Setup of run A:
Design alu_top, start of the top module:
module alu_top (
    input  logic        clk,
    input  logic [31:0] op1,
    input  logic [31:0] op2,
    input  logic [3:0]  alu_ctrl,
    output logic [31:0] alu_result,
    output logic        zero
    );
Size: roughly 100 flip-flops, roughly 100 I/O pins, ~12000 µm² of cells after synthesis.
clock: 1.34 ns
lec_check: 0
abc_area: 1
cap_margin: 20
core_margin: 2
core_utilization: 71
cts_cluster_size: 97
place_density: 0.6
setup_slack_margin: 0.19
slew_margin: 20
run.sh (not shown) runs the stock make flow with config.mk's settings and CLKGATE_MAP_FILE=.
FAIL run A @ 3_5_place_dp: tool exited with error
Here is what was changed in the inputs of run B compared with run A.
Settings: CTS_CLUSTER_SIZE: 97 -> 99; CORE_UTILIZATION: 71 -> 66; SETUP_SLACK_MARGIN: 0.19 -> unset; PLACE_DENSITY: 0.6 -> 0.37; the clock period (ns, I/O delays scaled along): 1.34 -> 3.56.
==> comparison <==
The flow ran to completion for all of run A and run B but run A, which stopped partway. Stage in which a tool error killed run A: 3_5_place_dp. In run B the implementation ran to completion but is not tape-out ready, as the final checks report setup timing. Diff run A..run B | number of enable-type register cells in the synthesized netlist | negligible. Synthesized area came out exactly the same in run A and run B. Chip area in run B is 7.3% higher than in run A.
Input-level comparison between run C and run B:
Settings: swapping 99 for 34 in CTS_CLUSTER_SIZE; clearing ABC_AREA, which used to be 1; swapping 20 for 5 in CAP_MARGIN; swapping 66 for 72 in CORE_UTILIZATION; putting CTS_CLUSTER_DIAMETER at 317 where nothing was set; putting SETUP_SLACK_MARGIN at 1.32 where nothing was set; swapping 0.37 for 0.65 in PLACE_DENSITY; swapping 3.56 for 4.7 in the clock period (ns, I/O delays scaled along).
Notes after the runs:
The flow ended early for run C: it failed with a tool error in 5_1_grt.
Area after synthesis (run C vs. run B) decreases slightly
| post-cts hold-fix buffer tally | run C vs run B | ≈ equal |
Total cell area reported by yosys after synthesis: run C lower than run B
Measured against each other, run B and run C differ in synthesized area divided by synthesized cell count, the higher figure coming from run C.
Looking at run B and run C, the H-tree depth is a wash.
Going from run B to run C, chip area shrank by a little under 10%.
Re count of buffers added by post-CTS timing repair for setup: run B and run C aren't equal, and the higher value belongs to run C.
Input changes introduced in run D (baseline for comparison: run C):
Settings: an added CORE_ASPECT_RATIO of 0.5; a deleted SETUP_SLACK_MARGIN that had been 1.32; a change of CAP_MARGIN from 5 to 20; a change of CTS_CLUSTER_SIZE from 34 to 10; a change of CORE_UTILIZATION from 72 to 61; a change of PLACE_DENSITY from 0.65 to 0.6; a deleted CTS_CLUSTER_DIAMETER that had been 317; a change of the clock period (ns, I/O delays scaled along) from 4.7 to 7.0.
==> results <==
- Every stage of the flow completed for run D, and the final layout passed the timing, design-rule and antenna checks.
- Of run D and run C, the higher placeable core area belongs to run D.
- The die of run D is larger than the one used in run C.
- Run C → run D: area share of and/or/nand/nor cells after synthesis was more or less identical, count of placed standard cells including taps went down by 114, area fraction in full adders, half adders and majority gates was more or less identical.

* * *

alu_top again, from the RTL that the note above started with.
==> flow/config.mk <==
export PLATFORM = sky130hd
export DESIGN_NAME = alu_top
export DESIGN_NICKNAME = alu_top
export VERILOG_FILES = /design/flow/design.v
export SDC_FILE = /design/flow/constraint.sdc
export NUM_CORES = 4
export LEC_CHECK = 0
export CAP_MARGIN = 20
export CORE_MARGIN = 2
export CORE_UTILIZATION = 72
export CTS_CLUSTER_SIZE = 34
export PLACE_DENSITY = 0.65
export SLEW_MARGIN = 20
==> flow/constraint.sdc <==
create_clock -name core_clock -period 4.7 [get_ports {clk}]
set_input_delay 0.9400 -clock core_clock [delete_from_list [all_inputs] [get_ports {clk}]]
set_output_delay 0.9400 -clock core_clock [all_outputs]
set_load 0.01 [all_outputs]
The baseline died in 5_1_grt.
Edit:
Settings changed: ABC_AREA from default to 1, CORE_UTILIZATION 72 to 71, CTS_CLUSTER_SIZE 34 to default, PLACE_DENSITY 0.65 to 0.6, SETUP_SLACK_MARGIN from default to -0.13.
Clock period 4.7 ns to 1.31 ns, I/O delays scaled along.
After rerunning: The new run never finished: it broke off in 3_5_place_dp; die area climbs by 2.6%; synthesized cell count climbs by 37%; area after synthesis climbs by 1.3%.
Edit:
Settings changed: ABC_AREA 1 to default, CORE_UTILIZATION 71 to 40, SETUP_SLACK_MARGIN -0.13 to default.
Clock period 1.31 ns to 6.09 ns, I/O delays scaled along.
With this change the flow completed with no timing, DRC or antenna violations.
Die size rose by 73%.
Area after synthesis fell by 1.3%.
Synthesized cell count fell by 27%.
